==> design/flow/design.v <==
`timescale 1ns / 1ps
module scrambler
 #(parameter WIDTH = 32,
   parameter SEED = 7'b1111111)
  (input aclk,
   input aresetn,
   input [WIDTH-1:0] s_axis_tdata,
   input [3:0] s_axis_tuser,
   input s_axis_tvalid,
   output s_axis_tready,
   input s_axis_tlast,
   output reg [WIDTH-1:0] m_axis_tdata,
   output reg [3:0] m_axis_tuser,
   output reg m_axis_tvalid,
   input m_axis_tready,
   output reg m_axis_tlast);
  localparam TAIL_MASK = {{7{1'b0}}, {(WIDTH-7){1'b1}}};
  wire axis_tready_int = m_axis_tready;
  assign s_axis_tready = axis_tready_int;
  wire m_handshake = m_axis_tvalid && axis_tready_int;
  wire s_handshake = s_axis_tvalid && axis_tready_int;
  reg [6:0] lfsr;
  wire [WIDTH-1:0] fb;
  genvar i;
  generate
    for (i = 0; i < WIDTH; i = i + 1) begin : gen_feedback
      if (i < 4)
        assign fb[i] = lfsr[i+3] ^ lfsr[i];
      else if (i < 7)
        assign fb[i] = lfsr[i] ^ fb[i-4];
      else
        assign fb[i] = fb[i-7] ^ fb[i-4];
    end
  endgenerate
  always @(posedge aclk)
    if (~aresetn) begin
      m_axis_tdata <= {WIDTH{1'b0}};
      m_axis_tuser <= 4'h0;
      m_axis_tlast <= 1'b0;
      m_axis_tvalid <= 1'b0;
    end
    else if (s_handshake) begin
      if (s_axis_tlast)
        m_axis_tdata <= (s_axis_tdata ^ fb) & TAIL_MASK;
      else
        m_axis_tdata <= s_axis_tdata ^ fb;
      m_axis_tuser <= s_axis_tuser;
      m_axis_tlast <= s_axis_tlast;
      m_axis_tvalid <= 1'b1;
    end
    else if (m_handshake)
      m_axis_tvalid <= 1'b0;
  always @(posedge aclk)
    if (~aresetn)
      lfsr <= SEED;
    else if (s_handshake)
      lfsr <= fb[WIDTH-1:WIDTH-7];
endmodule
`timescale 1ns / 1ps
module encoder
 #(parameter WIDTH = 24)
  (input aclk,
   input aresetn,
   input [WIDTH-1:0] s_axis_tdata,
   input [3:0] s_axis_tuser,
   input s_axis_tvalid,
   output s_axis_tready,
   input s_axis_tlast,
   output reg [2*WIDTH-1:0] m_axis_tdata,
   output reg [3:0] m_axis_tuser,
   output reg m_axis_tvalid,
   input m_axis_tready,
   output reg m_axis_tlast);
  localparam HISTSIZE = 6;
  wire axis_tready_int = m_axis_tready;
  assign s_axis_tready = axis_tready_int;
  wire m_handshake = m_axis_tvalid && axis_tready_int;
  wire s_handshake = s_axis_tvalid && axis_tready_int;
  reg [2*WIDTH-1:0] m_axis_tdata_int;
  wire [WIDTH-1:0] g0;
  wire [WIDTH-1:0] g1;
  wire [2*WIDTH-1:0] hr;
  wire [2*WIDTH-1:0] tfr;
  wire [2*WIDTH-1:0] ttr;
  reg [HISTSIZE-1:0] history;
  wire [WIDTH+HISTSIZE-1:0] operand = {s_axis_tdata, history};
  genvar i;
  generate
    for (i = 0; i < WIDTH; i = i + 1) begin : gen_poly
      assign g0[i] = operand[i+6] ^ operand[i+4] ^ operand[i+3] ^ operand[i+1] ^ operand[i];
      assign g1[i] = g0[i] ^ operand[i+5] ^ operand[i+1];
    end
    for (i = 0; i < 2*WIDTH-1; i = i + 2) begin : gen_half_rate
      assign hr[i]   = g0[i/2];
      assign hr[i+1] = g1[i/2];
    end
    for (i = 0; i < 3*WIDTH/2-2; i = i + 3) begin : gen_two_thirds
      assign ttr[i]   = g0[2*(i/3)];
      assign ttr[i+1] = g1[2*(i/3)];
      assign ttr[i+2] = g0[2*(i/3)+1];
    end
    for (i = 0; i < 4*WIDTH/3-3; i = i + 4) begin : gen_three_fourths
      assign tfr[i]   = g0[i-i/4];
      assign tfr[i+1] = g1[i-i/4];
      assign tfr[i+2] = g0[i-i/4+1];
      assign tfr[i+3] = g1[i-i/4+2];
    end
  endgenerate
  assign ttr[2*WIDTH-1:3*WIDTH/2] = 0;
  assign tfr[2*WIDTH-1:4*WIDTH/3] = 0;
  always @*
    case (s_axis_tuser)
      4'b1111, 4'b0111, 4'b1011, 4'b0011:
        m_axis_tdata_int = tfr;
      4'b0001:
        m_axis_tdata_int = ttr;
      default:
        m_axis_tdata_int = hr;
    endcase
  always @(posedge aclk)
    if (~aresetn) begin
      m_axis_tdata <= {2*WIDTH{1'b0}};
      m_axis_tuser <= 4'h0;
      m_axis_tlast <= 1'b0;
      m_axis_tvalid <= 1'b0;
    end
    else if (s_handshake) begin
      m_axis_tdata <= m_axis_tdata_int;
      m_axis_tuser <= s_axis_tuser;
      m_axis_tlast <= s_axis_tlast;
      m_axis_tvalid <= 1'b1;
    end
    else if (m_handshake)
      m_axis_tvalid <= 1'b0;
  always @(posedge aclk)
    if (~aresetn)
      history <= {HISTSIZE{1'b0}};
    else if (s_handshake)
      history <= s_axis_tdata[WIDTH-1:WIDTH-HISTSIZE];
endmodule
`timescale 1ns / 1ps
module system
  #(parameter WIDTH = 24)
   (input aclk,
    input aresetn,
    input [WIDTH-1:0] s_axis_tdata,
    input s_axis_tvalid,
    output s_axis_tready,
    input s_axis_tlast,
    input [3:0] s_axis_tuser,
    output [2*WIDTH-1:0] m_axis_tdata,
    output m_axis_tvalid,
    input m_axis_tready,
    output m_axis_tlast,
    output [3:0] m_axis_tuser);
    localparam SEED = 7'b1011101;
    wire [WIDTH-1:0] s2e_tdata;
    wire s2e_tvalid;
    wire s2e_tready;
    wire s2e_tlast;
    wire [3:0] s2e_tuser;
    scrambler #(.WIDTH(WIDTH), .SEED(SEED)) scrambler_i(
        .aclk(aclk),
        .aresetn(aresetn),
        .s_axis_tdata(s_axis_tdata),
        .s_axis_tvalid(s_axis_tvalid),
        .s_axis_tready(s_axis_tready),
        .s_axis_tuser(s_axis_tuser),
        .s_axis_tlast(s_axis_tlast),
        .m_axis_tdata(s2e_tdata),
        .m_axis_tvalid(s2e_tvalid),
        .m_axis_tready(s2e_tready),
        .m_axis_tuser(s2e_tuser),
        .m_axis_tlast(s2e_tlast)
    );
    encoder #(.WIDTH(WIDTH)) encoder_i(
        .aclk(aclk),
        .aresetn(aresetn),
        .s_axis_tdata(s2e_tdata),
        .s_axis_tvalid(s2e_tvalid),
        .s_axis_tready(s2e_tready),
        .s_axis_tuser(s2e_tuser),
        .s_axis_tlast(s2e_tlast),
        .m_axis_tdata(m_axis_tdata),
        .m_axis_tvalid(m_axis_tvalid),
        .m_axis_tready(m_axis_tready),
        .m_axis_tuser(m_axis_tuser),
        .m_axis_tlast(m_axis_tlast)
    );
endmodule
==> design/flow/run.sh <==
#!/bin/bash
# the make line also repeats each setting of config.mk as NAME=value (left out here)
make -C /OpenROAD-flow-scripts/flow DESIGN_CONFIG=/design/flow/config.mk WORK_HOME=/design/flow/orfs CLKGATE_MAP_FILE= finish
==> design/flow/config.mk <==
export PLATFORM = sky130hd
export DESIGN_NAME = system
export DESIGN_NICKNAME = system
export VERILOG_FILES = /design/flow/design.v
export SDC_FILE = /design/flow/constraint.sdc
export NUM_CORES = 4
export LEC_CHECK = 0
export ABC_AREA = 1
export CAP_MARGIN = 15
export CORE_ASPECT_RATIO = 0.69
export CORE_MARGIN = 2
export CORE_UTILIZATION = 72
export CTS_CLUSTER_DIAMETER = 371
export CTS_CLUSTER_SIZE = 98
export PLACE_DENSITY = 0.4
export SLEW_MARGIN = 20
export TNS_END_PERCENT = 5
==> design/flow/constraint.sdc <==
create_clock -name core_clock -period 1.69 [get_ports {aclk}]
set_input_delay 0.3380 -clock core_clock [delete_from_list [all_inputs] [get_ports {aclk}]]
set_output_delay 0.3380 -clock core_clock [all_outputs]
set_load 0.01 [all_outputs]
==> results of run 1 <==
==> per-stage QoR <==
stage | hold WS [ps] | total power (W) | worst slack, ps | area (um^2) | cells
floorplan | 439 | 0.00433 | 222 | 6150 | 888
global placement | 448 | 0.00515 | -116 | 7560 | 1113
detailed placement | 467 | 0.00532 | -325 | 7560 | 1113
==> results.py, run 1 <==
# Flow results
metrics = {
    "synth": {
        "synth.most_common_cell": "nand2_1",
        "syn_inst": 888,
        "yosys-top-cells-count": "nand2_1 (216), dfxtp_1 (97), inv_1 (77), o21ai_0 (77), nor2_1 (66)",
        "largest_area_cell": "dfxtp_1",
        "synth_cell_type_count": 35,
        "logic_family": "simple AND/OR/NAND/NOR gates",
        "synthArstFlopShare": 0,
        "ys_seq_frac": 0.316,
        "synthesis.area_mm2": 0.00615,
        "edf_count": 0,
        "mux_area_frac": 0,
        "ys_area_mm2": 0.00615,
        "synth_top_area_share": 0.316,
        "netlist_top_cells_area": "dfxtp_1 (32%), nand2_1 (13%), xor2_1 (8.8%)",
        "ys_cells": 888,
        "synth_warnings": 2,
        "synth_nets": 921,
        "avgSynthCellArea_um2": 6.93,
        "ys_sh_adder": 0,
        "flop_cell": "dfxtp_1",
        "simple_gate_share": 0.268,
        "synth-xor-area-share": 0.182,
        "ys_sh_aoi": 0.137,
        "synth_flops": 97,
    },
    "outcome": {
        "tool.error": "[ERROR DPL-0038] Utilization greater than 100%, impossible to legalize",
        "failing_step": "clock tree synthesis (4_1_cts)",
        "status": "aborted with a tool error",
    },
    "placement": {
        "io_buffers": 87,
        "routabilityCongestion": 1.07,
        "place_hpwl_um": 15600,
    },
    "floorplanning": {
        "row_count": 27,
        "core_mm2": 0.00814,
        "fp_util": 0.756,
        "chipHeight_um": 80.8,
        "io_pins": 88,
        "die-area_mm2": 0.00931,
        "die_width_um": 115,
    },
}
==> inputs of run 2 (changes only) <==
Settings changed: ABC_AREA 1 to not set, CAP_MARGIN 15 to 0, CORE_ASPECT_RATIO 0.69 to not set, CORE_UTILIZATION 72 to 66, CTS_CLUSTER_DIAMETER 371 to 41, CTS_CLUSTER_SIZE 98 to not set, HOLD_SLACK_MARGIN set to 0.29, PLACE_DENSITY 0.4 to not set, SETUP_SLACK_MARGIN set to -0.11, TNS_END_PERCENT 5 to not set.
Clock period 1.69 ns to 1.58 ns, I/O delays scaled along.
==> results.py, run 2 <==
# Flow results
metrics = {
    "outcome": {
        "status": "aborted with a tool error",
        "failing_step": "global routing (5_1_grt)",
        "tool.error": "[ERROR DPL-0038] Utilization greater than 100%, impossible to legalize",
    },
    "clock_tree": {
        "cts_made_buffers": 9,
        "cts_sinks": 97,
        "postCtsHoldBufs": 0,
        "htree_levels": 3,
        "root_buffer": "clkbuf_8",
        "cts.path.max_buffers": 2,
    },
    "synth": {
        "flop_cell": "dfxtp_1",
        "synth_top_area_share": 0.320,
        "ys_cells": 613,
        "yosys-top-cells-count": "dfxtp_1 (97), nand2_1 (76), a21oi_1 (56)",
        "synth_nets": 646,
        "largest_area_cell": "dfxtp_1",
        "simple_gate_share": 0.102,
        "ys_sh_aoi": 0.178,
        "avgSynthCellArea_um2": 9.89,
        "synth_flops": 97,
        "synth_warnings": 2,
        "syn_inst": 613,
        "ys_sh_adder": 0,
        "synth_cell_type_count": 50,
        "netlist_top_cells_area": "dfxtp_1 (32%), xnor3_1 (15%), xnor2_1 (6.9%)",
        "synth-xor-area-share": 0.343,
        "logic_family": "XOR/XNOR gates",
        "ys_seq_frac": 0.320,
        "edf_count": 0,
        "ys_area_mm2": 0.00606,
        "synth.most_common_cell": "dfxtp_1",
        "synthesis.area_mm2": 0.00606,
        "synthArstFlopShare": 0,
        "mux_area_frac": 0.00165,
    },
    "floorplanning": {
        "core_mm2": 0.00881,
        "chipHeight_um": 99.8,
        "die-area_mm2": 0.00997,
        "row_count": 34,
        "die_width_um": 99.8,
        "io_pins": 88,
        "fp_util": 0.688,
    },
    "placement": {
        "place_inst": 877,
        "io_buffers": 87,
        "dpl-instance-area_mm2": 0.00791,
        "routabilityCongestion": 0.969,
        "place_hpwl_um": 15000,
    },
}
[run 2: what timing repair did]
item | 4_1_cts
buffers inserted | 7
resized | 53
gates cloned | 0
setup endpoints to repair | 39
pin swaps | 19
[run 2: through the flow]
step | worst slack [ps] | hold WS, ps
2_1_floorplan | -89.8 | 432
3_3_place_gp | -305 | 439
3_5_place_dp | -313 | 458
4_1_cts | -159 | 468
==> inputs of run 3 (changes only) <==
Settings changed: CAP_MARGIN 0 to 20, CELL_PAD_IN_SITES_DETAIL_PLACEMENT set to 2, CELL_PAD_IN_SITES_GLOBAL_PLACEMENT set to 2, CORE_MARGIN 2 to 10, CORE_UTILIZATION 66 to 40, CTS_CLUSTER_DIAMETER 41 to not set, CTS_CLUSTER_SIZE set to 33, GPL_TIMING_DRIVEN set to 0, HOLD_SLACK_MARGIN 0.29 to 0.25, MAX_ROUTING_LAYER set to met4, PLACE_DENSITY_LB_ADDON set to 0.21, SETUP_SLACK_MARGIN -0.11 to not set, TNS_END_PERCENT set to 20.
Clock period 1.58 ns to 3.65 ns, I/O delays scaled along.
==> results.py, run 3 <==
# Synthesis and PnR figures
metrics = {
    "synth": {
        "netlist_top_cells_area": "dfxtp_1 (32%), xnor3_1 (15%), xnor2_1 (6.9%)",
        "mux_area_frac": 0.00165,
        "ys_cells": 613,
        "logic_family": "XOR/XNOR gates",
        "avgSynthCellArea_um2": 9.89,
        "ys_area_mm2": 0.00606,
        "synth_top_area_share": 0.320,
        "synth_nets": 646,
        "ys_seq_frac": 0.320,
        "syn_inst": 613,
        "ys_sh_adder": 0,
        "synthArstFlopShare": 0,
        "synth-xor-area-share": 0.343,
        "flop_cell": "dfxtp_1",
        "synthesis.area_mm2": 0.00606,
        "synth_cell_type_count": 50,
        "synth_flops": 97,
        "ys_sh_aoi": 0.178,
        "largest_area_cell": "dfxtp_1",
        "yosys-top-cells-count": "dfxtp_1 (97), nand2_1 (76), a21oi_1 (56)",
        "simple_gate_share": 0.102,
        "edf_count": 0,
        "synth_warnings": 2,
        "synth.most_common_cell": "dfxtp_1",
    },
    "routing": {
        "detail-route-antenna-nets": 0,
        "wl_um": 23900,
        "drtIter0Drc": 562,
        "vias_per_cell": 5.87,
        "antenna-diode-count": 0,
        "wl_per_cell_um": 26.6,
        "drc": 0,
        "dr.pass1.iters": 5,
        "via_count": 5274,
    },
    "sta": {
        "slew_violations": 0,
        "max_freq_mhz": 325,
        "period_used_share": 0.843,
        "slew_headroom": 0.374,
        "hold_viol": 0,
        "clock_skew_ps": 4.50,
        "setup_viol": 0,
        "rsz0062_at_grt": "no",
        "worst_slack_ps": 573,
        "min_period_ps": 3080,
        "tightest_slew_ps": 925,
        "finalSetupTns_ps": 0,
    },
    "placement": {
        "io_buffers": 85,
        "place_hpwl_um": 18000,
        "post-place-ws_ps": 262,
        "routabilityCongestion": 0.914,
    },
    "floorplanning": {
        "row_count": 44,
        "io_pins": 88,
        "fp_util": 0.412,
        "die-area_mm2": 0.0205,
        "core_mm2": 0.0147,
        "chipHeight_um": 143,
        "die_width_um": 143,
    },
    "clock_tree": {
        "cts.path.max_buffers": 2,
        "clock_latency_ps": 360,
        "postCtsHoldBufs": 0,
        "htree_levels": 3,
        "post_cts_resize_count": 0,
        "clkTransAtPathRegs_ps": 70,
        "root_buffer": "clkbuf_16",
        "cts_setup_buffers": 0,
        "cts_made_buffers": 9,
        "cts_tree": "yes",
        "cts_sinks": 97,
    },
    "job": {
        "drv_cap": 0,
        "tool_warnings": 26,
    },
    "worst_setup_path": {
        "cp_common_cell": "clkbuf_1",
        "worst-setup-path-type": "primary input to flop",
        "r2r_slack_ps": 1120,
        "endpoint": "encoder_i.m_axis_tdata[39]",
        "cp.depth": 6,
        "worstPathCellList": "clkdlybuf4s50_1 > and2_1 > clkbuf_1 > clkbuf_1 > nand3_1 > a21oi_1",
        "crit_slowest_cell": "clkdlybuf4s50_1",
        "slowest_delay_ps": 720,
        "cp_max_fo": 10,
        "cp.required_ps": 3940,
        "r2r_cells": 6,
        "worstSetupStartpoint": "m_axis_tready",
        "cp.buffers_inverters": 3,
        "r2r-end": "encoder_i.m_axis_tdata[31]",
        "arrival_ps": 3370,
        "r2r_start": "scrambler_i.m_axis_tuser[0]",
        "start_kind": "primary input",
        "path_delay_family": "buffers and inverters",
        "cp-end-kind": "flop",
    },
    "power": {
        "pg_seq_w": 0.00114,
        "p_comb_w": 0.00130,
        "swShare": 0.348,
        "seq_power_share": 0.339,
        "power_density_mw_per_mm2": 455,
        "power.internal_w": 0.00220,
        "pwr.group.clock_w": 0.000937,
        "clkPwrFrac": 0.278,
        "p_switching_w": 0.00117,
        "maxPowerGroup": "combinational logic",
        "comb_power_share": 0.384,
        "vdd.ir_drop.worst_mv": 0.255,
        "cellLeakagePower_nw": 2.97,
    },
    "global_routing": {
        "grtUsageTotal": 0.244,
        "antenna_found_initial": 0,
        "grt_max_degree": 17,
        "grt_pass1_wl_um": 36500,
        "grt_pass1_vias": 5794,
        "grt.overflow.total": 0,
    },
    "outcome": {
        "status": "no timing/DRC/antenna violations",
    },
    "hold_path": {
        "hold_class": "flop to flop",
        "min-delay-start": "encoder_i.m_axis_tuser[1]",
        "min_to": "encoder_i.m_axis_tuser[1]",
        "min_path_cells": 2,
    },
    "layout": {
        "fin_nets": 742,
        "comb_area_mm2": 0.00378,
        "regArea_mm2": 0.00194,
        "syn2layout_area_growth_pct": 22.5,
        "fill_cells": 1528,
    },
}
-- run 3: layout make-up --
| cell class | instances | share of cell area |
|---|---|---|
| sequential | 97 | 0.261 |
| multi-input combinational | 445 | 0.510 |
| tap | 184 | 0.0310 |
| buffer | 70 | 0.0447 |
| inverter | 1 | 0.000505 |
| clock buffer | 11 | 0.0327 |
| clock inverter | 5 | 0.00556 |
| timing repair buffer | 85 | 0.115 |
-- run 3: through the flow --
step / area, um^2 / utilization / total power (W) / instances / hold slack, ps
floorplan: 6060 / - / 0.00204 / 613 / 432
global placement: 7140 / 0.486 / 0.00239 / 882 / 440
detailed placement: 7140 / 0.486 / 0.00243 / 882 / 452
CTS: 7430 / 0.505 / 0.00337 / 898 / 463
global route: 7430 / 0.505 / 0.00351 / 898 / 495
finish: 7430 / 0.505 / 0.00338 / 898 / 460
-- run 3: per-layer routing --
metal	global-route usage	vias to the layer above	routed length, um
met4	0.0809	0	607
li1	-	2348	-
met2	0.399	194	11800
met1	0.295	2684	10300
met3	0.0484	48	1230
met5	-	-	0
==> inputs of run 4 (changes only) <==
Settings changed: ABC_AREA set to 1, CAP_MARGIN 20 to 35, CELL_PAD_IN_SITES_GLOBAL_PLACEMENT 2 to 3, CORE_MARGIN 10 to 2, CORE_UTILIZATION 40 to 51, CTS_CLUSTER_DIAMETER set to 351, CTS_CLUSTER_SIZE 33 to not set, GPL_ROUTABILITY_DRIVEN set to 0, HOLD_SLACK_MARGIN 0.25 to 0.23, MIN_ROUTING_LAYER set to met2, PLACE_DENSITY_LB_ADDON 0.21 to 0.02, SETUP_SLACK_MARGIN set to -0.16, SLEW_MARGIN 20 to 5, TNS_END_PERCENT 20 to 10.
Clock period 3.65 ns to 3.02 ns, I/O delays scaled along.
==> results.py, run 4 <==
# Flow results
metrics = {
    "synth": {
        "synth_nets": 921,
        "ys_sh_aoi": 0.137,
        "synthArstFlopShare": 0,
        "logic_family": "simple AND/OR/NAND/NOR gates",
        "mux_area_frac": 0,
        "flop_cell": "dfxtp_1",
        "simple_gate_share": 0.268,
        "synth_warnings": 2,
        "synth.most_common_cell": "nand2_1",
        "synth_top_area_share": 0.316,
        "ys_cells": 888,
        "synth_flops": 97,
        "avgSynthCellArea_um2": 6.93,
        "ys_seq_frac": 0.316,
        "syn_inst": 888,
        "synthesis.area_mm2": 0.00615,
        "edf_count": 0,
        "ys_area_mm2": 0.00615,
        "largest_area_cell": "dfxtp_1",
        "netlist_top_cells_area": "dfxtp_1 (32%), nand2_1 (13%), xor2_1 (8.8%)",
        "synth-xor-area-share": 0.182,
        "yosys-top-cells-count": "nand2_1 (216), dfxtp_1 (97), inv_1 (77), o21ai_0 (77), nor2_1 (66)",
        "ys_sh_adder": 0,
        "synth_cell_type_count": 35,
    },
    "outcome": {
        "tool.error": "[ERROR FLW-0024] Place density exceeds 1.0 (current PLACE_DENSITY_LB_ADDON =  0.02). Please check if the value of  PLACE_DENSITY_LB_ADDON is between 0 and 0.99.",
        "status": "aborted with a tool error",
        "failing_step": "global placement without I/O (3_1_place_gp_skip_io)",
    },
    "floorplanning": {
        "core_mm2": 0.0119,
        "die-area_mm2": 0.0130,
        "row_count": 40,
        "chipHeight_um": 114,
        "fp_util": 0.517,
        "die_width_um": 114,
    },
}
==> inputs of run 5 (changes only) <==
Settings changed: ABC_AREA 1 to not set, CAP_MARGIN 35 to 40, CELL_PAD_IN_SITES_DETAIL_PLACEMENT 2 to not set, CELL_PAD_IN_SITES_GLOBAL_PLACEMENT 3 to not set, CORE_UTILIZATION 51 to 70, CTS_CLUSTER_DIAMETER 351 to 232, CTS_CLUSTER_SIZE set to 15, GPL_ROUTABILITY_DRIVEN 0 to not set, GPL_TIMING_DRIVEN 0 to 1, HOLD_SLACK_MARGIN 0.23 to not set, MIN_ROUTING_LAYER met2 to not set, PLACE_DENSITY_LB_ADDON 0.02 to 0.27, SETUP_SLACK_MARGIN -0.16 to -0.13, SLEW_MARGIN 5 to 20, TNS_END_PERCENT 10 to 75.
Clock period 3.02 ns to 1.8 ns, I/O delays scaled along.
==> results.py, run 5 <==
# Synthesis and PnR figures
metrics = {
    "outcome": {
        "status": "finished with violations",
        "so_faults": "DRC, setup timing",
    },
    "synth": {
        "ys_area_mm2": 0.00606,
        "flop_cell": "dfxtp_1",
        "ys_sh_adder": 0,
        "ys_cells": 613,
        "netlist_top_cells_area": "dfxtp_1 (32%), xnor3_1 (15%), xnor2_1 (6.9%)",
        "edf_count": 0,
        "synth_cell_type_count": 50,
        "avgSynthCellArea_um2": 9.89,
        "yosys-top-cells-count": "dfxtp_1 (97), nand2_1 (76), a21oi_1 (56)",
        "largest_area_cell": "dfxtp_1",
        "synth_flops": 97,
        "logic_family": "XOR/XNOR gates",
        "mux_area_frac": 0.00165,
        "synth_nets": 646,
        "synthesis.area_mm2": 0.00606,
        "synth_warnings": 2,
        "synth.most_common_cell": "dfxtp_1",
        "synth-xor-area-share": 0.343,
        "synthArstFlopShare": 0,
        "ys_seq_frac": 0.320,
        "simple_gate_share": 0.102,
        "synth_top_area_share": 0.320,
        "syn_inst": 613,
        "ys_sh_aoi": 0.178,
    },
    "sta": {
        "tightest_slew_ps": 720,
        "rsz0062_at_grt": "yes",
        "slew_headroom": 0.517,
        "hold_viol": 0,
        "slew_violations": 0,
        "holdWs_ps": 455,
        "setup_viol": 42,
        "worst_slack_ps": -773,
        "clock_skew_ps": 19.8,
        "max_freq_mhz": 389,
        "period_used_share": 1.43,
        "min_period_ps": 2570,
    },
    "placement": {
        "routabilityCongestion": 1.04,
        "io_buffers": 87,
        "dpl-instance-area_mm2": 0.00747,
        "place_hpwl_um": 15000,
    },
    "worst_setup_path": {
        "cp.required_ps": 2010,
        "cp_max_fo": 5,
        "arrival_ps": 2790,
        "slowest_delay_ps": 620,
        "cp.depth": 5,
        "crit_slowest_cell": "a22oi_1",
        "r2r-end": "encoder_i.m_axis_tdata[20]",
        "worstPathCellList": "xor2_2 > buf_4 > xnor3_1 > a22oi_1 > o22ai_1",
        "cp.buffers_inverters": 1,
        "r2r_cells": 5,
        "worst-setup-path-type": "flop to flop",
        "path_delay_family": "AND-OR/OR-AND gates",
        "endpoint": "encoder_i.m_axis_tdata[20]",
        "r2r_slack_ps": -770,
        "r2r_start": "scrambler_i.m_axis_tdata[9]",
        "cp-end-kind": "flop",
        "start_kind": "flop",
        "worstSetupStartpoint": "scrambler_i.m_axis_tdata[9]",
    },
    "power": {
        "power_density_mw_per_mm2": 908,
        "maxPowerGroup": "combinational logic",
        "finalPower_w": 0.00709,
        "seq_power_share": 0.349,
        "power.internal_w": 0.00427,
        "p_switching_w": 0.00281,
        "clkPwrFrac": 0.208,
        "cellLeakagePower_nw": 3.24,
        "pwr.group.clock_w": 0.00147,
        "comb_power_share": 0.443,
        "p_comb_w": 0.00314,
        "vdd.ir_drop.worst_mv": 0.621,
        "swShare": 0.397,
        "pg_seq_w": 0.00248,
    },
    "global_routing": {
        "grtUsageTotal": 0.529,
        "antenna_found_initial": 1,
        "grt.overflow.total": 0,
        "grt_pass1_wl_um": 36700,
        "grt_max_degree": 45,
        "grt_pass1_vias": 6318,
    },
    "routing": {
        "detail-route-antenna-nets": 0,
        "dr.pass1.iters": 52,
        "drc": 1,
        "vias_per_cell": 7.84,
        "drtIter0Drc": 1376,
        "wl_per_cell_um": 32.4,
        "wl_um": 27200,
        "via_count": 6591,
    },
    "clock_tree": {
        "cts_sinks": 97,
        "postCtsHoldBufs": 0,
        "cts.path.max_buffers": 2,
        "htree_levels": 3,
        "clkTransAtPathRegs_ps": 120,
        "cts_tree": "yes",
        "root_buffer": "clkbuf_8",
        "clock_latency_ps": 410,
        "cts_made_buffers": 9,
    },
    "floorplanning": {
        "row_count": 33,
        "fp_util": 0.730,
        "die_width_um": 97.1,
        "die-area_mm2": 0.00942,
        "core_mm2": 0.00830,
        "chipHeight_um": 97.1,
        "io_pins": 88,
    },
    "job": {
        "tool_warnings": 27,
        "drv_cap": 0,
    },
    "layout": {
        "fin_nets": 762,
        "fill_cells": 240,
        "syn2layout_area_growth_pct": 28.7,
        "stdcell_area_mm2": 0.00780,
    },
    "hold_path": {
        "min_to": "encoder_i.m_axis_tvalid",
        "min_path_cells": 3,
        "min-delay-start": "m_axis_tready",
        "hold_class": "primary input to flop",
    },
}
## run 5: per-layer routing
metal  global-route usage  share of wire
met5                    -              0
met2                0.816           0.42
met4                0.385           0.13
met1                0.576           0.29
met3                0.168           0.17
## run 5: per-stage QoR
stage           util  instances  setup TNS [ps]  setup WS, ps
3_5_place_dp   0.900        822           -5580          -186
5_1_grt        0.940        840           -6720          -665
3_3_place_gp   0.900        822            -710         -81.2
4_1_cts        0.924        838           -1400          -123
2_1_floorplan      -        613               0          88.4
6_report       0.940        841           -6570          -773
## run 5: layout make-up
| cell class | count | area [um^2] | area share |
|---|---|---|---|
| multi-input combinational | 445 | 3920 | 0.502 |
| inverter | 1 | 3.75 | 0.000481 |
| tap | 105 | 131 | 0.0168 |
| antenna | 2 | 5.00 | 0.000642 |
| sequential | 97 | 1960 | 0.251 |
| timing repair buffer | 175 | 1600 | 0.205 |
| clock inverter | 7 | 62.6 | 0.00802 |
| clock buffer | 9 | 124 | 0.0159 |
## run 5: what timing repair did
item,CTS,global route
buffers inserted,0,2
endpoints found under the setup margin,3,28
gates resized,4,32
pin swaps,0,4
==> inputs of run 6 (changes only) <==
Settings changed: CAP_MARGIN 40 to 20, CORE_UTILIZATION 70 to 48, CTS_CLUSTER_DIAMETER 232 to not set, CTS_CLUSTER_SIZE 15 to not set, PLACE_DENSITY_LB_ADDON 0.27 to 0.02, SETUP_SLACK_MARGIN -0.13 to 0.89.
Clock period 1.8 ns to 3.34 ns, I/O delays scaled along.
==> results.py, run 6 <==
# Synthesis and PnR figures
metrics = {
    "floorplanning": {
        "io_pins": 88,
        "die-area_mm2": 0.0135,
        "row_count": 41,
        "die_width_um": 116,
        "core_mm2": 0.0125,
        "fp_util": 0.486,
        "chipHeight_um": 116,
    },
    "sta": {
        "slew_violations": 0,
        "slew_headroom": 0.401,
        "rsz0062_at_grt": "no",
        "setup_viol": 0,
        "worst_slack_ps": 1040,
        "tightest_slew_ps": 896,
        "min_period_ps": 2300,
        "period_used_share": 0.689,
        "clock_skew_ps": 5.91,
        "max_freq_mhz": 434,
        "hold_viol": 0,
        "finalSetupTns_ps": 0,
    },
    "worst_setup_path": {
        "crit_slowest_cell": "clkdlybuf4s50_1",
        "cp.depth": 2,
        "arrival_ps": 1630,
        "worstSetupStartpoint": "m_axis_tready",
        "r2r_cells": 4,
        "endpoint": "s_axis_tready",
        "cp.buffers_inverters": 2,
        "worst-setup-path-type": "primary input to output port",
        "worstPathCellList": "dlygate4sd2_1 > clkdlybuf4s50_1",
        "path_delay_family": "buffers and inverters",
        "cp_max_fo": 8,
        "cp-end-kind": "output port",
        "r2r_start": "scrambler_i.m_axis_tuser[1]",
        "start_kind": "primary input",
        "cp.required_ps": 2670,
        "r2r-end": "encoder_i.m_axis_tdata[3]",
        "r2r_slack_ps": 1170,
        "slowest_delay_ps": 600,
    },
    "synth": {
        "synth_warnings": 2,
        "ys_cells": 613,
        "avgSynthCellArea_um2": 9.89,
        "yosys-top-cells-count": "dfxtp_1 (97), nand2_1 (76), a21oi_1 (56)",
        "ys_seq_frac": 0.320,
        "syn_inst": 613,
        "synth.most_common_cell": "dfxtp_1",
        "ys_sh_aoi": 0.178,
        "ys_sh_adder": 0,
        "synthesis.area_mm2": 0.00606,
        "netlist_top_cells_area": "dfxtp_1 (32%), xnor3_1 (15%), xnor2_1 (6.9%)",
        "edf_count": 0,
        "largest_area_cell": "dfxtp_1",
        "synth_top_area_share": 0.320,
        "ys_area_mm2": 0.00606,
        "synth_cell_type_count": 50,
        "synth_nets": 646,
        "synth-xor-area-share": 0.343,
        "mux_area_frac": 0.00165,
        "flop_cell": "dfxtp_1",
        "simple_gate_share": 0.102,
        "synth_flops": 97,
        "logic_family": "XOR/XNOR gates",
        "synthArstFlopShare": 0,
    },
    "power": {
        "vdd.ir_drop.worst_mv": 0.326,
        "maxPowerGroup": "sequential cells",
        "clkPwrFrac": 0.312,
        "power_density_mw_per_mm2": 507,
        "cellLeakagePower_nw": 2.88,
        "swShare": 0.308,
        "p_comb_w": 0.00120,
        "pwr.group.clock_w": 0.00115,
        "seq_power_share": 0.362,
        "pg_seq_w": 0.00133,
        "p_switching_w": 0.00114,
        "power.internal_w": 0.00255,
        "comb_power_share": 0.326,
    },
    "hold_path": {
        "min_to": "encoder_i.m_axis_tdata[2]",
        "hold_class": "flop to flop",
        "min_path_cells": 2,
        "min-delay-start": "encoder_i.m_axis_tdata[2]",
    },
    "outcome": {
        "status": "no timing/DRC/antenna violations",
    },
    "routing": {
        "vias_per_cell": 5.66,
        "drtIter0Drc": 393,
        "drc": 0,
        "dr.pass1.iters": 5,
        "detail-route-antenna-nets": 0,
        "via_count": 4706,
        "wl_per_cell_um": 19.2,
        "antenna-diode-count": 0,
        "wl_um": 16000,
    },
    "layout": {
        "fin_nets": 687,
        "fin_cells": 831,
        "fin_util": 0.582,
        "stdcell_area_mm2": 0.00726,
        "syn2layout_area_growth_pct": 19.8,
        "fill_cells": 1124,
    },
    "global_routing": {
        "grt_pass1_wl_um": 24700,
        "antenna_found_initial": 0,
        "grtUsageTotal": 0.249,
        "grt.overflow.total": 0,
        "grt_pass1_vias": 4495,
        "grt_max_degree": 50,
    },
    "clock_tree": {
        "htree_levels": 3,
        "cts_tree": "yes",
        "clkTransAtPathRegs_ps": 60,
        "cts_setup_buffers": 0,
        "cts_made_buffers": 9,
        "cts.path.max_buffers": 2,
        "clock_latency_ps": 350,
        "cts_sinks": 97,
        "root_buffer": "clkbuf_16",
    },
    "placement": {
        "io_buffers": 87,
        "post-place-ws_ps": 761,
        "dpl-instance-area_mm2": 0.00693,
        "routabilityCongestion": 0.858,
        "place_hpwl_um": 11500,
        "place_inst": 815,
    },
    "job": {
        "drv_cap": 0,
        "tool_warnings": 26,
    },
}
-- run 6: per-stage QoR --
step           hold WS (ps)  power, W
2_1_floorplan           432   0.00223
3_5_place_dp            444   0.00255
6_report                450   0.00368
5_1_grt                 475   0.00384
3_3_place_gp            444   0.00255
4_1_cts                 451   0.00370
-- run 6: final cells by class --
class | count | area (um^2) | area share
inverters | 1 | 3.75 | 0.000517
clock buffers | 11 | 253 | 0.0348
flip-flops and latches | 97 | 1940 | 0.267
well taps | 172 | 215 | 0.0296
multi-input cells | 445 | 3790 | 0.522
clock inverters | 5 | 77.6 | 0.0107
repair buffers | 100 | 980 | 0.135
-- run 6: what timing repair did --
action                                  4_1_cts  5_1_grt
hold buffers                                  0        0
resized                                       1        0
endpoints found under the setup margin        1        0
-- run 6: routing by layer --
layer,GRT usage,up-vias,part of all wire
met4,0.0857,0,0.021
met1,0.344,2283,0.48
met3,0.0343,20,0.051
li1,-,2239,-
met5,-,-,0
met2,0.377,164,0.45
==> inputs of run 7 (changes only) <==
Settings changed: CORE_UTILIZATION 48 to 70, CTS_CLUSTER_DIAMETER set to 232, PLACE_DENSITY set to 0.35, PLACE_DENSITY_LB_ADDON 0.02 to not set, SETUP_SLACK_MARGIN 0.89 to 0.59.
Clock period 3.34 ns to 2.09 ns, I/O delays scaled along.
==> results.py, run 7 <==
# Flow results
metrics = {
    "placement": {
        "place_inst": 778,
        "dpl-instance-area_mm2": 0.00731,
        "io_buffers": 87,
        "routabilityCongestion": 0.952,
        "place_hpwl_um": 13700,
    },
    "floorplanning": {
        "fp_util": 0.730,
        "die_width_um": 97.1,
        "core_mm2": 0.00830,
        "io_pins": 88,
        "chipHeight_um": 97.1,
        "row_count": 33,
        "die-area_mm2": 0.00942,
    },
    "synth": {
        "flop_cell": "dfxtp_1",
        "largest_area_cell": "dfxtp_1",
        "synth_top_area_share": 0.320,
        "yosys-top-cells-count": "dfxtp_1 (97), nand2_1 (76), a21oi_1 (56)",
        "synth.most_common_cell": "dfxtp_1",
        "synth_cell_type_count": 50,
        "ys_cells": 613,
        "ys_sh_adder": 0,
        "syn_inst": 613,
        "netlist_top_cells_area": "dfxtp_1 (32%), xnor3_1 (15%), xnor2_1 (6.9%)",
        "synth_warnings": 2,
        "logic_family": "XOR/XNOR gates",
        "ys_sh_aoi": 0.178,
        "mux_area_frac": 0.00165,
        "synth_flops": 97,
        "simple_gate_share": 0.102,
        "synth-xor-area-share": 0.343,
        "avgSynthCellArea_um2": 9.89,
        "synth_nets": 646,
        "synthesis.area_mm2": 0.00606,
        "ys_area_mm2": 0.00606,
        "synthArstFlopShare": 0,
        "ys_seq_frac": 0.320,
        "edf_count": 0,
    },
    "outcome": {
        "tool.error": "[ERROR DPL-0038] Utilization greater than 100%, impossible to legalize",
        "status": "aborted with a tool error",
        "failing_step": "clock tree synthesis (4_1_cts)",
    },
}
## run 7: per-stage QoR
stage / worst slack, ps / hold slack [ps] / utilization
3_3_place_gp: 130 / 440 / 0.880
3_5_place_dp: 100 / 452 / 0.880
2_1_floorplan: 496 / 432 / -
==> inputs of run 8 (changes only) <==
Settings changed: CORE_UTILIZATION 70 to 21, CTS_CLUSTER_DIAMETER 232 to not set, GPL_TIMING_DRIVEN 1 to not set, MAX_ROUTING_LAYER met4 to not set, PLACE_DENSITY 0.35 to not set, SETUP_SLACK_MARGIN 0.59 to not set, TNS_END_PERCENT 75 to not set.
Clock period 2.09 ns to 5.78 ns, I/O delays scaled along.
==> results.py, run 8 <==
# Synthesis and PnR figures
metrics = {
    "power": {
        "pwr.group.clock_w": 0.000707,
        "power.internal_w": 0.00151,
        "vdd.ir_drop.worst_mv": 0.167,
        "power_density_mw_per_mm2": 290,
        "comb_power_share": 0.319,
        "cellLeakagePower_nw": 2.85,
        "swShare": 0.308,
        "seq_power_share": 0.356,
        "pg_seq_w": 0.000775,
        "clkPwrFrac": 0.325,
        "maxPowerGroup": "sequential cells",
        "p_comb_w": 0.000694,
        "p_switching_w": 0.000670,
    },
    "synth": {
        "avgSynthCellArea_um2": 9.89,
        "edf_count": 0,
        "synth_top_area_share": 0.320,
        "logic_family": "XOR/XNOR gates",
        "syn_inst": 613,
        "ys_area_mm2": 0.00606,
        "ys_seq_frac": 0.320,
        "synth_nets": 646,
        "largest_area_cell": "dfxtp_1",
        "netlist_top_cells_area": "dfxtp_1 (32%), xnor3_1 (15%), xnor2_1 (6.9%)",
        "synth_cell_type_count": 50,
        "synthesis.area_mm2": 0.00606,
        "simple_gate_share": 0.102,
        "synth-xor-area-share": 0.343,
        "synth_warnings": 2,
        "synthArstFlopShare": 0,
        "synth_flops": 97,
        "ys_sh_aoi": 0.178,
        "yosys-top-cells-count": "dfxtp_1 (97), nand2_1 (76), a21oi_1 (56)",
        "ys_cells": 613,
        "ys_sh_adder": 0,
        "synth.most_common_cell": "dfxtp_1",
        "flop_cell": "dfxtp_1",
        "mux_area_frac": 0.00165,
    },
    "hold_path": {
        "min-delay-start": "encoder_i.m_axis_tdata[0]",
        "min_path_cells": 2,
        "min_to": "encoder_i.m_axis_tdata[0]",
        "hold_class": "flop to flop",
    },
    "sta": {
        "hold_viol": 0,
        "finalSetupTns_ps": 0,
        "clock_skew_ps": 8.48,
        "rsz0062_at_grt": "no",
        "min_period_ps": 3610,
        "setup_viol": 0,
        "slew_headroom": 0.396,
        "tightest_slew_ps": 904,
        "slew_violations": 0,
        "max_freq_mhz": 277,
        "period_used_share": 0.624,
    },
    "worst_setup_path": {
        "path_delay_family": "buffers and inverters",
        "r2r_cells": 4,
        "cp_max_fo": 8,
        "worst-setup-path-type": "primary input to output port",
        "start_kind": "primary input",
        "worstSetupStartpoint": "m_axis_tready",
        "crit_slowest_cell": "clkdlybuf4s50_1",
        "r2r-end": "encoder_i.m_axis_tdata[22]",
        "cp.required_ps": 4620,
        "arrival_ps": 2450,
        "r2r_slack_ps": 3490,
        "cp_common_cell": "clkdlybuf4s50_1",
        "endpoint": "s_axis_tready",
        "cp-end-kind": "output port",
        "slowest_delay_ps": 690,
        "worstPathCellList": "clkdlybuf4s50_1 > clkdlybuf4s50_1",
        "cp.buffers_inverters": 2,
        "cp.depth": 2,
        "r2r_start": "scrambler_i.m_axis_tuser[2]",
    },
    "outcome": {
        "status": "no timing/DRC/antenna violations",
    },
    "floorplanning": {
        "fp_util": 0.212,
        "die-area_mm2": 0.0302,
        "core_mm2": 0.0285,
        "io_pins": 88,
        "chipHeight_um": 174,
        "die_width_um": 174,
        "row_count": 62,
    },
    "layout": {
        "fin_util": 0.263,
        "fill_cells": 3040,
        "regArea_mm2": 0.00194,
        "syn2layout_area_growth_pct": 23.7,
        "fin_nets": 681,
        "comb_area_mm2": 0.00380,
    },
    "routing": {
        "vias_per_cell": 4.47,
        "drc": 0,
        "via_count": 4634,
        "dr.pass1.iters": 5,
        "detail-route-antenna-nets": 0,
        "drtIter0Drc": 354,
        "antenna-diode-count": 0,
        "wl_per_cell_um": 17.5,
        "wl_um": 18200,
    },
    "global_routing": {
        "antenna_found_initial": 0,
        "grt.overflow.total": 0,
        "grt_max_degree": 56,
        "grt_pass1_vias": 4446,
        "grtUsageTotal": 0.121,
        "grt_pass1_wl_um": 27900,
    },
    "clock_tree": {
        "clkTransAtPathRegs_ps": 70,
        "postCtsHoldBufs": 0,
        "cts_made_buffers": 9,
        "cts_sinks": 97,
        "htree_levels": 3,
        "cts.path.max_buffers": 2,
        "post_cts_resize_count": 0,
        "cts_setup_buffers": 0,
        "cts_tree": "yes",
        "root_buffer": "clkbuf_16",
        "clock_latency_ps": 360,
    },
    "placement": {
        "routabilityCongestion": 0.823,
        "place_hpwl_um": 13100,
        "io_buffers": 87,
    },
    "job": {
        "drv_cap": 0,
        "tool_warnings": 26,
    },
}
-- run 8: metrics by stage --
step                area (um^2)  cells  worst slack [ps]  hold WS (ps)  power (W)
floorplan                  6060    613              3350           432    0.00129
finish                     7500   1037              2170           453    0.00218
detailed placement         7150   1021              2130           448    0.00147
global placement           7140   1021              2170           444    0.00147
global route               7500   1037              2140           476    0.00227
CTS                        7500   1037              2170           456    0.00219
-- run 8: layer usage --
metal  global-route usage  vias up  wire length (um)
met1                0.190     2217              9330
met4               0.0347        0               213
met2                0.163      175              7460
li1                     -     2227                 -
met3               0.0241       15              1170
met5                    0        -                 0
-- run 8: area by class of cell --
type	instances	area share
flip-flops and latches	97	0.259
clock inverters	6	0.0152
repair buffers	94	0.123
well taps	384	0.0641
inverters	1	0.000501
clock buffers	10	0.0319
multi-input cells	445	0.506
==> inputs of run 9 (changes only) <==
Settings changed: CELL_PAD_IN_SITES_GLOBAL_PLACEMENT set to 2, CORE_ASPECT_RATIO set to 0.5, CORE_MARGIN 2 to 7, CORE_UTILIZATION 21 to 48, CTS_CLUSTER_DIAMETER set to 209, CTS_CLUSTER_SIZE set to 98, GPL_TIMING_DRIVEN set to 1, MAX_ROUTING_LAYER set to met4, PLACE_DENSITY set to 0.35, SETUP_SLACK_MARGIN set to -0.33, SLEW_MARGIN 20 to 40, TNS_END_PERCENT set to 15.
Clock period 5.78 ns to 3.34 ns, I/O delays scaled along.
==> results.py, run 9 <==
# Synthesis and PnR figures
metrics = {
    "power": {
        "power.internal_w": 0.00238,
        "p_comb_w": 0.00123,
        "seq_power_share": 0.370,
        "power_density_mw_per_mm2": 498,
        "swShare": 0.340,
        "clkPwrFrac": 0.287,
        "comb_power_share": 0.342,
        "vdd.ir_drop.worst_mv": 0.224,
        "cellLeakagePower_nw": 2.86,
        "pwr.group.clock_w": 0.00104,
        "maxPowerGroup": "sequential cells",
        "p_switching_w": 0.00122,
        "pg_seq_w": 0.00133,
    },
    "global_routing": {
        "grtUsageTotal": 0.223,
        "grt_pass1_wl_um": 27600,
        "grt_max_degree": 56,
        "grt_pass1_vias": 4694,
        "grt.overflow.total": 0,
        "antenna_found_initial": 0,
    },
    "clock_tree": {
        "clock_latency_ps": 350,
        "cts_setup_buffers": 0,
        "clkTransAtPathRegs_ps": 70,
        "htree_levels": 3,
        "cts_sinks": 97,
        "cts_made_buffers": 9,
        "post_cts_resize_count": 0,
        "cts_tree": "yes",
        "cts.path.max_buffers": 2,
        "root_buffer": "clkbuf_16",
        "postCtsHoldBufs": 0,
    },
    "floorplanning": {
        "chipHeight_um": 93.5,
        "die_width_um": 173,
        "die-area_mm2": 0.0162,
        "row_count": 28,
        "core_mm2": 0.0121,
        "fp_util": 0.503,
        "io_pins": 88,
    },
    "synth": {
        "synth_cell_type_count": 50,
        "synth_warnings": 2,
        "synth-xor-area-share": 0.343,
        "synthArstFlopShare": 0,
        "avgSynthCellArea_um2": 9.89,
        "netlist_top_cells_area": "dfxtp_1 (32%), xnor3_1 (15%), xnor2_1 (6.9%)",
        "simple_gate_share": 0.102,
        "largest_area_cell": "dfxtp_1",
        "ys_area_mm2": 0.00606,
        "synth_top_area_share": 0.320,
        "mux_area_frac": 0.00165,
        "ys_seq_frac": 0.320,
        "synth_nets": 646,
        "logic_family": "XOR/XNOR gates",
        "yosys-top-cells-count": "dfxtp_1 (97), nand2_1 (76), a21oi_1 (56)",
        "ys_cells": 613,
        "edf_count": 0,
        "synth.most_common_cell": "dfxtp_1",
        "ys_sh_adder": 0,
        "syn_inst": 613,
        "synthesis.area_mm2": 0.00606,
        "flop_cell": "dfxtp_1",
        "ys_sh_aoi": 0.178,
        "synth_flops": 97,
    },
    "sta": {
        "max_freq_mhz": 397,
        "finalSetupTns_ps": 0,
        "tightest_slew_ps": 687,
        "slew_headroom": 0.541,
        "worst_slack_ps": 819,
        "hold_viol": 0,
        "slew_violations": 0,
        "min_period_ps": 2520,
        "period_used_share": 0.755,
        "rsz0062_at_grt": "no",
        "clock_skew_ps": 8.70,
        "setup_viol": 0,
    },
    "placement": {
        "routabilityCongestion": 0.854,
        "place_inst": 811,
        "post-place-ws_ps": 807,
        "place_hpwl_um": 12300,
        "io_buffers": 87,
    },
    "worst_setup_path": {
        "cp.depth": 2,
        "slowest_delay_ps": 600,
        "cp-end-kind": "output port",
        "endpoint": "s_axis_tready",
        "r2r-end": "encoder_i.m_axis_tdata[16]",
        "cp_common_cell": "clkdlybuf4s50_1",
        "crit_slowest_cell": "clkdlybuf4s50_1",
        "cp_max_fo": 8,
        "worstPathCellList": "clkdlybuf4s50_1 > clkdlybuf4s50_1",
        "start_kind": "primary input",
        "cp.buffers_inverters": 2,
        "worst-setup-path-type": "primary input to output port",
        "r2r_slack_ps": 1150,
        "arrival_ps": 1850,
        "r2r_start": "scrambler_i.m_axis_tdata[9]",
        "path_delay_family": "buffers and inverters",
        "r2r_cells": 4,
        "worstSetupStartpoint": "m_axis_tready",
        "cp.required_ps": 2670,
    },
    "layout": {
        "fill_cells": 1077,
        "fin_cells": 827,
        "fin_nets": 690,
        "regArea_mm2": 0.00194,
        "comb_area_mm2": 0.00380,
        "syn2layout_area_growth_pct": 19.5,
    },
    "hold_path": {
        "min_to": "encoder_i.m_axis_tuser[3]",
        "hold_class": "flop to flop",
        "min_path_cells": 2,
        "min-delay-start": "encoder_i.m_axis_tuser[3]",
    },
    "job": {
        "tool_warnings": 28,
        "drv_cap": 0,
    },
    "routing": {
        "wl_um": 17300,
        "drc": 0,
        "wl_per_cell_um": 21.0,
        "via_count": 4711,
        "detail-route-antenna-nets": 0,
        "antenna-diode-count": 0,
        "vias_per_cell": 5.70,
        "drtIter0Drc": 466,
        "dr.pass1.iters": 6,
    },
    "outcome": {
        "status": "no timing/DRC/antenna violations",
    },
}
## run 9: layout make-up
cell class,count,share of cell area
multi-input cells,445,0.524
flip-flops and latches,97,0.268
repair buffers,103,0.139
clock buffers,9,0.0311
well taps,165,0.0285
clock inverters,7,0.00881
inverters,1,0.000518
## run 9: per-stage QoR
| step | total power [W] | instance area (um^2) | utilization | hold slack [ps] |
|---|---|---|---|---|
| CTS | 0.00361 | 7240 | 0.601 | 453 |
| global route | 0.00377 | 7240 | 0.601 | 464 |
| finish | 0.00360 | 7240 | 0.601 | 455 |
| global placement | 0.00258 | 6950 | 0.577 | 442 |
| detailed placement | 0.00257 | 6950 | 0.577 | 443 |
| floorplan | 0.00223 | 6060 | - | 432 |
## run 9: metal layers
metal,vias to the layer above,share of wire,global-route usage
li1,2238,-,-
met1,2251,0.53,0.341
met2,208,0.38,0.290
met3,14,0.084,0.0527
met4,0,0.0073,0.0395
met5,-,0,-
==> inputs of run 10 (changes only) <==
Settings changed: CELL_PAD_IN_SITES_GLOBAL_PLACEMENT 2 to not set, CORE_ASPECT_RATIO 0.5 to not set, CORE_MARGIN 7 to 2, CORE_UTILIZATION 48 to 68, CTS_CLUSTER_DIAMETER 209 to not set, CTS_CLUSTER_SIZE 98 to 27, PLACE_DENSITY 0.35 to not set, SETUP_SLACK_MARGIN -0.33 to 0.89, SLEW_MARGIN 40 to 20, TNS_END_PERCENT 15 to 75.
Clock period 3.34 ns to 2.71 ns, I/O delays scaled along.
==> results.py, run 10 <==
# Synthesis and PnR figures
metrics = {
    "outcome": {
        "status": "no timing/DRC/antenna violations",
    },
    "worst_setup_path": {
        "crit_slowest_cell": "clkdlybuf4s50_1",
        "cp.buffers_inverters": 3,
        "r2r_cells": 4,
        "endpoint": "encoder_i.m_axis_tdata[18]",
        "arrival_ps": 2140,
        "slowest_delay_ps": 560,
        "r2r_slack_ps": 880,
        "cp_max_fo": 27,
        "start_kind": "primary input",
        "worstSetupStartpoint": "aresetn",
        "worst-setup-path-type": "primary input to flop",
        "worstPathCellList": "clkdlybuf4s50_1 > buf_8 > nand3_1 > a21oi_1 > buf_4 > a32oi_1 > o21ai_0",
        "cp.required_ps": 3010,
        "cp-end-kind": "flop",
        "cp.depth": 7,
        "path_delay_family": "buffers and inverters",
        "r2r-end": "encoder_i.m_axis_tdata[30]",
        "r2r_start": "scrambler_i.m_axis_tdata[19]",
    },
    "synth": {
        "flop_cell": "dfxtp_1",
        "synth_top_area_share": 0.320,
        "ys_sh_adder": 0,
        "logic_family": "XOR/XNOR gates",
        "edf_count": 0,
        "mux_area_frac": 0.00165,
        "syn_inst": 613,
        "ys_sh_aoi": 0.178,
        "netlist_top_cells_area": "dfxtp_1 (32%), xnor3_1 (15%), xnor2_1 (6.9%)",
        "synthArstFlopShare": 0,
        "synthesis.area_mm2": 0.00606,
        "largest_area_cell": "dfxtp_1",
        "yosys-top-cells-count": "dfxtp_1 (97), nand2_1 (76), a21oi_1 (56)",
        "synth_nets": 646,
        "synth_cell_type_count": 50,
        "simple_gate_share": 0.102,
        "synth.most_common_cell": "dfxtp_1",
        "synth_flops": 97,
        "ys_cells": 613,
        "synth_warnings": 2,
        "synth-xor-area-share": 0.343,
        "avgSynthCellArea_um2": 9.89,
        "ys_area_mm2": 0.00606,
        "ys_seq_frac": 0.320,
    },
    "floorplanning": {
        "die_width_um": 98.4,
        "fp_util": 0.698,
        "row_count": 34,
        "core_mm2": 0.00868,
        "chipHeight_um": 98.4,
        "die-area_mm2": 0.00968,
        "io_pins": 88,
    },
    "layout": {
        "fin_util": 0.864,
        "syn2layout_area_growth_pct": 23.7,
        "fin_nets": 701,
        "regArea_mm2": 0.00200,
        "fill_cells": 454,
        "comb_area_mm2": 0.00399,
    },
    "hold_path": {
        "min-delay-start": "encoder_i.m_axis_tdata[0]",
        "min_path_cells": 2,
        "min_to": "encoder_i.m_axis_tdata[0]",
        "hold_class": "flop to flop",
    },
    "clock_tree": {
        "clock_latency_ps": 390,
        "root_buffer": "clkbuf_8",
        "cts_tree": "yes",
        "clkTransAtPathRegs_ps": 110,
        "htree_levels": 3,
        "cts.path.max_buffers": 2,
        "cts_made_buffers": 9,
        "cts_sinks": 97,
    },
    "global_routing": {
        "grt_pass1_vias": 4985,
        "antenna_found_initial": 0,
        "grtUsageTotal": 0.359,
        "grt.overflow.total": 0,
        "grt_pass1_wl_um": 26500,
        "grt_max_degree": 47,
    },
    "power": {
        "cellLeakagePower_nw": 3.46,
        "pwr.group.clock_w": 0.00103,
        "comb_power_share": 0.373,
        "power.internal_w": 0.00279,
        "seq_power_share": 0.388,
        "clkPwrFrac": 0.239,
        "swShare": 0.354,
        "vdd.ir_drop.worst_mv": 0.432,
        "power_density_mw_per_mm2": 575,
        "p_switching_w": 0.00153,
        "p_comb_w": 0.00161,
        "pg_seq_w": 0.00168,
        "maxPowerGroup": "sequential cells",
    },
    "routing": {
        "detail-route-antenna-nets": 0,
        "dr.pass1.iters": 9,
        "drtIter0Drc": 546,
        "wl_um": 18300,
        "vias_per_cell": 6.78,
        "antenna-diode-count": 0,
        "drc": 0,
        "via_count": 5299,
        "wl_per_cell_um": 23.5,
    },
    "sta": {
        "finalSetupTns_ps": 0,
        "tightest_slew_ps": 607,
        "period_used_share": 0.681,
        "min_period_ps": 1850,
        "slew_violations": 0,
        "slew_headroom": 0.592,
        "max_freq_mhz": 542,
        "clock_skew_ps": 13.9,
        "hold_viol": 0,
        "setup_viol": 0,
        "rsz0062_at_grt": "yes",
    },
    "job": {
        "tool_warnings": 30,
        "drv_cap": 0,
    },
    "placement": {
        "io_buffers": 87,
        "routabilityCongestion": 0.926,
        "place_hpwl_um": 11300,
    },
}
run 10: layout make-up:
type                       count  share of cell area
sequential                    97               0.266
clock buffer                   9              0.0165
inverter                       1             0.00100
tap                          108              0.0180
timing repair buffer         114               0.154
clock inverter                 7              0.0115
multi-input combinational    445               0.532
run 10: metal layers:
metal  GRT usage  vias to the layer above  part of all wire
met3      0.0504                      106              0.11
met5           -                        -                 0
met1       0.486                     2478              0.38
li1            -                     2257                 -
met2       0.546                      458              0.47
met4       0.155                        0             0.051
run 10: timing repair:
action                     CTS  global route
hold buffers                 0             0
pin swaps                    0             9
setup endpoints to repair   33            95
setup buffers                0             9
gates resized               28            69
run 10: stage by stage:
stage	hold slack, ps	setup slack [ps]	power, W	instances	instance area [um^2]
final	460	865	0.00432	781	7500
after global routing	487	818	0.00445	781	7500
after CTS	460	845	0.00415	772	7180
after detailed placement	445	358	0.00313	756	6890
after global placement	439	470	0.00310	756	6890
after floorplan	432	998	0.00275	613	6060
==> inputs of run 11 (changes only) <==
Settings changed: CAP_MARGIN 20 to 0, CORE_UTILIZATION 68 to 66, CTS_CLUSTER_DIAMETER set to 41, CTS_CLUSTER_SIZE 27 to not set, GPL_TIMING_DRIVEN 1 to not set, HOLD_SLACK_MARGIN set to 0.29, MAX_ROUTING_LAYER met4 to not set, SETUP_SLACK_MARGIN 0.89 to 0.38, TNS_END_PERCENT 75 to not set.
Clock period 2.71 ns to 1.9 ns, I/O delays scaled along.
==> results.py, run 11 <==
# Flow results
metrics = {
    "clock_tree": {
        "cts.path.max_buffers": 2,
        "cts_sinks": 97,
        "cts_made_buffers": 9,
        "root_buffer": "clkbuf_8",
        "htree_levels": 3,
        "postCtsHoldBufs": 0,
    },
    "outcome": {
        "status": "aborted with a tool error",
        "failing_step": "global routing (5_1_grt)",
        "tool.error": "[ERROR DPL-0038] Utilization greater than 100%, impossible to legalize",
    },
    "synth": {
        "ys_seq_frac": 0.320,
        "syn_inst": 613,
        "synthArstFlopShare": 0,
        "synth_warnings": 2,
        "synth_top_area_share": 0.320,
        "avgSynthCellArea_um2": 9.89,
        "ys_area_mm2": 0.00606,
        "ys_cells": 613,
        "mux_area_frac": 0.00165,
        "synthesis.area_mm2": 0.00606,
        "synth-xor-area-share": 0.343,
        "netlist_top_cells_area": "dfxtp_1 (32%), xnor3_1 (15%), xnor2_1 (6.9%)",
        "synth.most_common_cell": "dfxtp_1",
        "synth_cell_type_count": 50,
        "logic_family": "XOR/XNOR gates",
        "synth_nets": 646,
        "edf_count": 0,
        "flop_cell": "dfxtp_1",
        "largest_area_cell": "dfxtp_1",
        "simple_gate_share": 0.102,
        "ys_sh_adder": 0,
        "ys_sh_aoi": 0.178,
        "synth_flops": 97,
        "yosys-top-cells-count": "dfxtp_1 (97), nand2_1 (76), a21oi_1 (56)",
    },
    "floorplanning": {
        "io_pins": 88,
        "chipHeight_um": 99.8,
        "die-area_mm2": 0.00997,
        "die_width_um": 99.8,
        "fp_util": 0.688,
        "core_mm2": 0.00881,
        "row_count": 34,
    },
    "placement": {
        "routabilityCongestion": 0.956,
        "place_inst": 807,
        "place_hpwl_um": 12400,
        "post-place-ws_ps": 21.1,
        "io_buffers": 87,
    },
}
[run 11: per-stage QoR]
step           instance area [um^2]  hold WS, ps  utilization
4_1_cts                        8380          462        0.952
3_5_place_dp                   7510          449        0.853
3_3_place_gp                   7510          436        0.853
2_1_floorplan                  6230          432            -
[run 11: what timing repair did]
item,CTS
setup endpoints to repair,114
gates resized,167
pin swaps,74
setup buffers,45
==> inputs of run 12 (changes only) <==
Settings changed: CAP_MARGIN 0 to 5, CELL_PAD_IN_SITES_DETAIL_PLACEMENT set to 0, CELL_PAD_IN_SITES_GLOBAL_PLACEMENT set to 2, CORE_MARGIN 2 to 10, CORE_UTILIZATION 66 to 40, CTS_CLUSTER_DIAMETER 41 to 377, CTS_CLUSTER_SIZE set to 12, GPL_TIMING_DRIVEN set to 0, HOLD_SLACK_MARGIN 0.29 to 0.17, MAX_ROUTING_LAYER set to met5, PLACE_DENSITY_LB_ADDON set to 0.15, SETUP_SLACK_MARGIN 0.38 to 0.06, TNS_END_PERCENT set to 50.
Clock period 1.9 ns to 3.65 ns, I/O delays scaled along.
==> results.py, run 12 <==
# Synthesis and PnR figures
metrics = {
    "routing": {
        "antenna-diode-count": 0,
        "drtIter0Drc": 422,
        "detail-route-antenna-nets": 0,
        "drc": 0,
        "wl_um": 19900,
        "wl_per_cell_um": 22.2,
        "vias_per_cell": 5.57,
        "via_count": 5005,
        "dr.pass1.iters": 5,
    },
    "clock_tree": {
        "cts_tree": "yes",
        "clock_latency_ps": 370,
        "cts_made_buffers": 9,
        "clkTransAtPathRegs_ps": 70,
        "post_cts_resize_count": 0,
        "postCtsHoldBufs": 0,
        "htree_levels": 3,
        "cts_setup_buffers": 0,
        "root_buffer": "clkbuf_16",
        "cts.path.max_buffers": 2,
        "cts_sinks": 97,
    },
    "synth": {
        "synth-xor-area-share": 0.343,
        "synth_flops": 97,
        "mux_area_frac": 0.00165,
        "synth.most_common_cell": "dfxtp_1",
        "netlist_top_cells_area": "dfxtp_1 (32%), xnor3_1 (15%), xnor2_1 (6.9%)",
        "syn_inst": 613,
        "synth_top_area_share": 0.320,
        "ys_sh_aoi": 0.178,
        "ys_cells": 613,
        "ys_seq_frac": 0.320,
        "avgSynthCellArea_um2": 9.89,
        "simple_gate_share": 0.102,
        "synthArstFlopShare": 0,
        "yosys-top-cells-count": "dfxtp_1 (97), nand2_1 (76), a21oi_1 (56)",
        "flop_cell": "dfxtp_1",
        "largest_area_cell": "dfxtp_1",
        "ys_sh_adder": 0,
        "synth_warnings": 2,
        "edf_count": 0,
        "synthesis.area_mm2": 0.00606,
        "ys_area_mm2": 0.00606,
        "logic_family": "XOR/XNOR gates",
        "synth_cell_type_count": 50,
        "synth_nets": 646,
    },
    "worst_setup_path": {
        "worst-setup-path-type": "primary input to output port",
        "cp.buffers_inverters": 3,
        "arrival_ps": 2160,
        "r2r-end": "encoder_i.m_axis_tdata[26]",
        "start_kind": "primary input",
        "cp-end-kind": "output port",
        "cp_max_fo": 8,
        "worstPathCellList": "clkdlybuf4s50_1 > buf_4 > clkdlybuf4s50_1",
        "endpoint": "s_axis_tready",
        "cp.depth": 3,
        "r2r_slack_ps": 1230,
        "r2r_cells": 6,
        "slowest_delay_ps": 710,
        "r2r_start": "scrambler_i.m_axis_tuser[0]",
        "cp_common_cell": "clkdlybuf4s50_1",
        "cp.required_ps": 2920,
        "worstSetupStartpoint": "m_axis_tready",
        "path_delay_family": "buffers and inverters",
        "crit_slowest_cell": "clkdlybuf4s50_1",
    },
    "hold_path": {
        "min_to": "encoder_i.m_axis_tdata[1]",
        "min-delay-start": "encoder_i.m_axis_tdata[1]",
        "min_path_cells": 2,
        "hold_class": "flop to flop",
    },
    "power": {
        "comb_power_share": 0.374,
        "swShare": 0.340,
        "seq_power_share": 0.345,
        "power_density_mw_per_mm2": 446,
        "cellLeakagePower_nw": 2.97,
        "pwr.group.clock_w": 0.000931,
        "pg_seq_w": 0.00114,
        "power.internal_w": 0.00219,
        "maxPowerGroup": "combinational logic",
        "p_comb_w": 0.00124,
        "vdd.ir_drop.worst_mv": 0.304,
        "p_switching_w": 0.00113,
        "clkPwrFrac": 0.281,
    },
    "floorplanning": {
        "io_pins": 88,
        "fp_util": 0.412,
        "die-area_mm2": 0.0205,
        "row_count": 44,
        "chipHeight_um": 143,
        "core_mm2": 0.0147,
        "die_width_um": 143,
    },
    "layout": {
        "syn2layout_area_growth_pct": 22.5,
        "fin_nets": 742,
        "fin_cells": 898,
    },
    "global_routing": {
        "grt.overflow.total": 0,
        "grt_pass1_vias": 5036,
        "grt_pass1_wl_um": 30300,
        "grt_max_degree": 18,
        "antenna_found_initial": 0,
        "grtUsageTotal": 0.197,
    },
    "outcome": {
        "status": "no timing/DRC/antenna violations",
    },
    "sta": {
        "slew_violations": 0,
        "setup_viol": 0,
        "period_used_share": 0.792,
        "finalSetupTns_ps": 0,
        "hold_viol": 0,
        "min_period_ps": 2890,
        "tightest_slew_ps": 835,
        "slew_headroom": 0.436,
        "max_freq_mhz": 346,
        "rsz0062_at_grt": "no",
        "clock_skew_ps": 8.98,
    },
    "job": {
        "tool_warnings": 26,
        "drv_cap": 0,
    },
    "placement": {
        "io_buffers": 85,
        "place_hpwl_um": 15200,
        "routabilityCongestion": 0.906,
        "place_inst": 882,
    },
}
## run 12: cell type report
| class | count | area, um^2 |
|---|---|---|
| Tap cell | 184 | 230 |
| Inverter | 1 | 3.75 |
| Clock inverter | 7 | 55.1 |
| Buffer | 70 | 332 |
| Sequential cell | 97 | 1940 |
| Clock buffer | 9 | 225 |
| Multi-Input combinational cell | 445 | 3780 |
| Timing Repair Buffer | 85 | 851 |
| Fill cell | 1389 | 7280 |
## run 12: routing by layer
metal,GRT usage,wire length (um),share of wire
met5,0,0,0
met4,0.0559,361,0.018
met3,0.0521,1320,0.066
met2,0.310,9170,0.46
met1,0.259,9070,0.46
## run 12: through the flow
step | instance area, um^2 | power, W | setup slack, ps | hold slack, ps | util
CTS | 7420 | 0.00332 | 744 | 456 | 0.505
detailed placement | 7140 | 0.00239 | 412 | 447 | 0.486
finish | 7420 | 0.00331 | 761 | 451 | 0.505
floorplan | 6060 | 0.00204 | 1870 | 432 | -
global route | 7420 | 0.00345 | 608 | 475 | 0.505
global placement | 7140 | 0.00239 | 406 | 440 | 0.486
Power figures rest on the tool's default switching activity, not on a simulated workload.
